// cordic_stage
module cordic_stage (clk, reset, X_i, Y_i, Z_i, X_O, Y_O, Z_O);
clock: 1.07 ns
lec_check: 0
abc_area: 1
cap_margin: 20
core_margin: 2
core_utilization: 72
cts_cluster_diameter: 392
cts_cluster_size: 95
setup_slack_margin: 0.28
slew_margin: 20
tns_end_percent: 5
run.sh (not shown) runs the stock make flow with config.mk's settings and CLKGATE_MAP_FILE=.
The starting point aborted during clock tree synthesis (4_1_cts), error DPL-0033.
==> next run, changes <==
Settings changed: ABC_AREA 1 to not set, SETUP_SLACK_MARGIN 0.28 to not set.
=>
- With this change the flow died in detailed placement (3_5_place_dp)
- synthesized area falls by 3.7%
- die size falls by 3.7%
- synthesized cell count falls by 22%
==> next run, changes <==
Settings changed: CORE_UTILIZATION 72 to 40, CTS_CLUSTER_DIAMETER 392 to not set, CTS_CLUSTER_SIZE 95 to not set, TNS_END_PERCENT 5 to not set.
Clock period 1.07 ns to 3.52 ns, I/O delays scaled along.
Outcome:
- Now the flow produced a clean layout
- synthesized cell count stays the same
- area after synthesis does not change
- die size increases by 79%
==> next run, changes <==
Settings changed: CORE_UTILIZATION 40 to 52.
Result: The new run completed with no timing, DRC or antenna violations; critical path depth shrinks by 3.

Setup of v45:
Starting RTL as in the previous note.
clock: 2.31 ns
lec_check: 0
cap_margin: 20
core_margin: 2
core_utilization: 63
cts_cluster_diameter: 370
cts_cluster_size: 50
hold_slack_margin: 0.29
setup_slack_margin: 0.6
slew_margin: 20
v45 is listed as incomplete: the tool reported an error in global routing and the run ended there.
Relative to v45, the following input files were edited for v7:
- removing SETUP_SLACK_MARGIN (formerly 0.6)
- removing HOLD_SLACK_MARGIN (formerly 0.29)
- changing CORE_UTILIZATION from 63 to 67
- removing CTS_CLUSTER_SIZE (formerly 50)
- changing CTS_CLUSTER_DIAMETER from 370 to 362
- changing the clock period (ns, I/O delays scaled along) from 2.31 to 3.25
Results
v7 against v45: die size shrank by 5.9%; placed instance area now smaller; worst setup slack after placement went up 0.96 ns; post-DP HPWL dropped 17%. v7 vs v45 on post-cts gate resize count: v7 is the lower one. Cell total after placement shrinks by more than 10% when moving from v45 to v7. Compared with v45, v7 shows a lower core area. Comparing v7 and v45, the one run not ending clean was v45. Re synthesized cell count: no difference whatsoever between v45 and v7.
#### Input delta (v54 over v7)
- removing CTS_CLUSTER_DIAMETER (formerly 362)
- changing CORE_UTILIZATION from 67 to 66
- setting MIN_ROUTING_LAYER to met2 for the first time
- changing the clock period (ns, I/O delays scaled along) from 3.25 to 2.39
Findings:
v54: GRT-0116 in global routing -> run aborted. v54 vs v7: area of the chip up slightly. Number of gates resized after cts for v54 is higher than for v7. Comparing v7 against v54, there is no change at all in synthesized area per cell. Higher count of standard-cell rows was reported by v54, not v7.

## wip/pepper
cordic_stage again, from the RTL that the note above started with.
Design cordic_stage, start of the top module:
module cordic_stage (clk, reset, X_i, Y_i, Z_i, X_O, Y_O, Z_O);
  input clk;
  input reset;
  input  signed [15:0] X_i;
  input  signed [15:0] Y_i;
  input  signed [15:0] Z_i;
  output signed [15:0] X_O;
  output signed [15:0] Y_O;
  output signed [15:0] Z_O;
wire signed [15:0] as_O_asx_w_st1, as_O_asy_w_st1, as_O_asz_w_st1; 
wire signed [15:0] X_w_st1_st2, Y_w_st1_st2, Z_w_st1_st2;
wire signed [15:0] mux_z_st1_out;
wire dff_st1_out, xor_st1;
xor xor_gate(xor_st1, Z_i[15], Z_i[14]);
mux_2to1 mux_st1(.in0(Z_i), .in1({{2{Z_i[14]}}, {Z_i[13:0]}}), .sel(xor_st1), .out(mux_z_st1_out));
dff dff_st1(.in(xor_st1), .out(dff_st1_out), .clk(clk), .reset(reset));
add_sub asx_st1(.as_in1(X_i), .as_in2(Y_i), .as_control(~(mux_z_st1_out[15])), .as_out(as_O_asx_w_st1));
reg16b  reg16bxout_st1(.reg_in(as_O_asx_w_st1), .reg_out(X_w_st1_st2), .clk(clk), .reset(reset));
add_sub asy_st1(.as_in1(Y_i), .as_in2(X_i), .as_control(mux_z_st1_out[15]), .as_out(as_O_asy_w_st1));
reg16b  reg16byout_st1(.reg_in(as_O_asy_w_st1), .reg_out(Y_w_st1_st2), .clk(clk), .reset(reset));
add_sub asz_st1(.as_in1(mux_z_st1_out), .as_in2(16'h2000), .as_control(~(mux_z_st1_out[15])), .as_out(as_O_asz_w_st1));
reg16b  reg16bzout_st1(.reg_in(as_O_asz_w_st1), .reg_out(Z_w_st1_st2), .clk(clk), .reset(reset));
wire signed [15:0] as_O_asx_w_st2, as_O_asy_w_st2, as_O_asz_w_st2, X_w_st2_st3, Y_w_st2_st3, Z_w_st2_st3;
wire dff_st2_out;
dff dff_st2(.in(dff_st1_out), .out(dff_st2_out), .clk(clk), .reset(reset));
add_sub asx_st2(.as_in1(X_w_st1_st2), .as_in2(Y_w_st1_st2 >>> 1), .as_control(~(Z_w_st1_st2[15])), .as_out(as_O_asx_w_st2));
  ...
export LEC_CHECK = 0
export CAP_MARGIN = 5
export CELL_PAD_IN_SITES_GLOBAL_PLACEMENT = 0
export CORE_MARGIN = 2
export CORE_UTILIZATION = 72
export CTS_CLUSTER_SIZE = 43
export GPL_ROUTABILITY_DRIVEN = 0
export GPL_TIMING_DRIVEN = 1
export MAX_ROUTING_LAYER = met4
export MIN_ROUTING_LAYER = met1
export PLACE_DENSITY_LB_ADDON = 0.01
export SLEW_MARGIN = 40
create_clock -name core_clock -period 3.04 [get_ports {clk}]
wip/pepper finished every stage; the final checks, however, were not passed, the failures being negative setup slack.
[inputs] wip/amber vs wip/pepper
- TNS_END_PERCENT: unset -> 15
- CAP_MARGIN: 5 -> 10
- SLEW_MARGIN: 40 -> 0
- GPL_ROUTABILITY_DRIVEN: 0 -> 1
- CORE_UTILIZATION: 72 -> 15
- CELL_PAD_IN_SITES_DETAIL_PLACEMENT: unset -> 1
- the clock period (ns, I/O delays scaled along): 3.04 -> 5.04
==> comparison <==
- [wip/amber] die span in y rose 340 µm relative to wip/pepper
- On final area, wip/amber and wip/pepper are basically level.
- The area added between synthesis and finish was comparable across wip/amber and wip/pepper.
- wip/amber vs wip/pepper — non-clock buffer count dropped by more than half
- Detailed-route wire length for wip/amber: about 40% up relative to wip/pepper
- Diff wip/pepper -> wip/amber | number of instances on the worst hold path | decrease of 1
- Min tally of non-filler cells in the final layout across wip/amber and wip/pepper: wip/pepper
- Relative to wip/pepper, critical path depth decreased by 6 in wip/amber.
- The number of buffers created by CTS in wip/amber sits 38 above the value recorded for wip/pepper.
- Both conditions hold for wip/amber: the flow ran to the end and the final layout passed the timing, DRC and antenna checks.
Relative to wip/amber, the following input files were edited for wip/nickel:
- a change of SLEW_MARGIN from 0 to 15
- a deleted CELL_PAD_IN_SITES_DETAIL_PLACEMENT that had been 1
- a deleted PLACE_DENSITY_LB_ADDON that had been 0.01
- a change of CAP_MARGIN from 10 to 5
- a change of GPL_ROUTABILITY_DRIVEN from 1 to 0
- a deleted TNS_END_PERCENT that had been 15
- a change of CORE_UTILIZATION from 15 to 70
- a change of the clock period (ns, I/O delays scaled along) from 5.04 to 2.9
==> comparison <==
[flow] wip/nickel | stages: complete | final checks: fail | reason: negative setup slack
[compare] base=wip/amber new=wip/nickel: data arrival time of the worst path has increased; sequential share of layout area has decreased.
Of the two values seen for class of the worst hold path, in2reg was produced by wip/nickel and reg2reg by wip/amber.
Maximum count of clock buffers along a single path sits lower in wip/nickel than in wip/amber.
Inputs modified between wip/nickel and wip/tundra:
- PLACE_DENSITY newly set to 0.65
- CTS_CLUSTER_SIZE changed from 43 to 25
- ABC_AREA newly set to 1
- SETUP_SLACK_MARGIN newly set to 0.5
- SLEW_MARGIN changed from 15 to 0
- CORE_UTILIZATION changed from 70 to 72
- the clock period (ns, I/O delays scaled along) changed from 2.9 to 1.94
==> comparison <==
Not one of wip/tundra and wip/nickel finished clean. wip/nickel: flow complete, layout not clean; failing: negative setup slack. Seen in the log of wip/tundra: DPL-0033 during 3_5_place_dp, after which the run never completed. Fraction of the yosys area taken by sequential cells in wip/tundra vs wip/nickel: down 1.0 points. When wip/tundra is set beside wip/nickel, its xor/xnor share of the synthesized area turns out to be 5.9 points smaller. Area of the core of wip/tundra exceeds that of wip/nickel slightly. [compare] base=wip/nickel new=wip/tundra: compound-cell area share of the yosys netlist higher, overall die area grew by 800 µm². Taking wip/tundra over wip/nickel, the synthesized cell count ratio works out to 1.3. Unique cell type count in the Yosys netlist delta for wip/tundra relative to wip/nickel: about 45% lower.
--- input diff wip/tundra..wip/harbor ---
- removing MAX_ROUTING_LAYER (formerly met4)
- removing GPL_TIMING_DRIVEN (formerly 1)
- setting CTS_CLUSTER_DIAMETER to 395 for the first time
- removing GPL_ROUTABILITY_DRIVEN (formerly 0)
- removing CELL_PAD_IN_SITES_GLOBAL_PLACEMENT (formerly 0)
- changing CAP_MARGIN from 5 to 20
- changing SLEW_MARGIN from 0 to 20
- setting TNS_END_PERCENT to 45 for the first time
- removing CTS_CLUSTER_SIZE (formerly 25)
- removing SETUP_SLACK_MARGIN (formerly 0.5)
- removing PLACE_DENSITY (formerly 0.65)
- removing MIN_ROUTING_LAYER (formerly met1)
- changing the clock period (ns, I/O delays scaled along) from 1.94 to 2.66
==> results <==
wip/harbor finished all stages; however, its layout fails the closing checks, the failures being negative setup slack. wip/harbor vs. wip/tundra: share of the synthesized netlist area taken by xor and xnor gates held steady, post-synthesis cell count held steady. [compare] base=wip/tundra new=wip/harbor: fraction of the mapped netlist area in simple logic gates stayed essentially flat; yosys synthesis chip area neither gained nor lost much.
Input-level comparison between wip/maple and wip/harbor:
- ABC_AREA removed (was 1)
- PLACE_DENSITY_LB_ADDON newly set to 0.2
- SETUP_SLACK_MARGIN newly set to 0.92
- CTS_CLUSTER_DIAMETER removed (was 395)
- TNS_END_PERCENT removed (was 45)
- the clock period (ns, I/O delays scaled along) changed from 2.66 to 3.17
### Flow results
- As the logs show, wip/maple stopped at 5_1_grt after a tool error, so it never reached the end of the flow.
- Average footprint of a synthesized cell, wip/maple and wip/harbor, higher one = wip/maple.
- Across both runs, adder and majority gate portion of the synthesized area was higher for wip/maple than for wip/harbor.
- Compared with wip/harbor, wip/maple shows number of buffers inserted during clock tree synthesis that has gone down by a few percent.
- The sequential fraction of the synthesis area in wip/maple sits 1.0 points above the value recorded for wip/harbor.
- Across both runs, proportion of synthesized area in mux cells was higher for wip/maple than for wip/harbor.
- Looking at synthesized net count across wip/maple and wip/harbor, the one that comes out lower is wip/maple.
- From wip/harbor to wip/maple the numbers moved as follows: die height moved down; sum of net half-perimeters after detailed placement moved down; die boundary width moved down.
- NOTE: cell count in the Yosys report in wip/maple falls short of that of wip/harbor
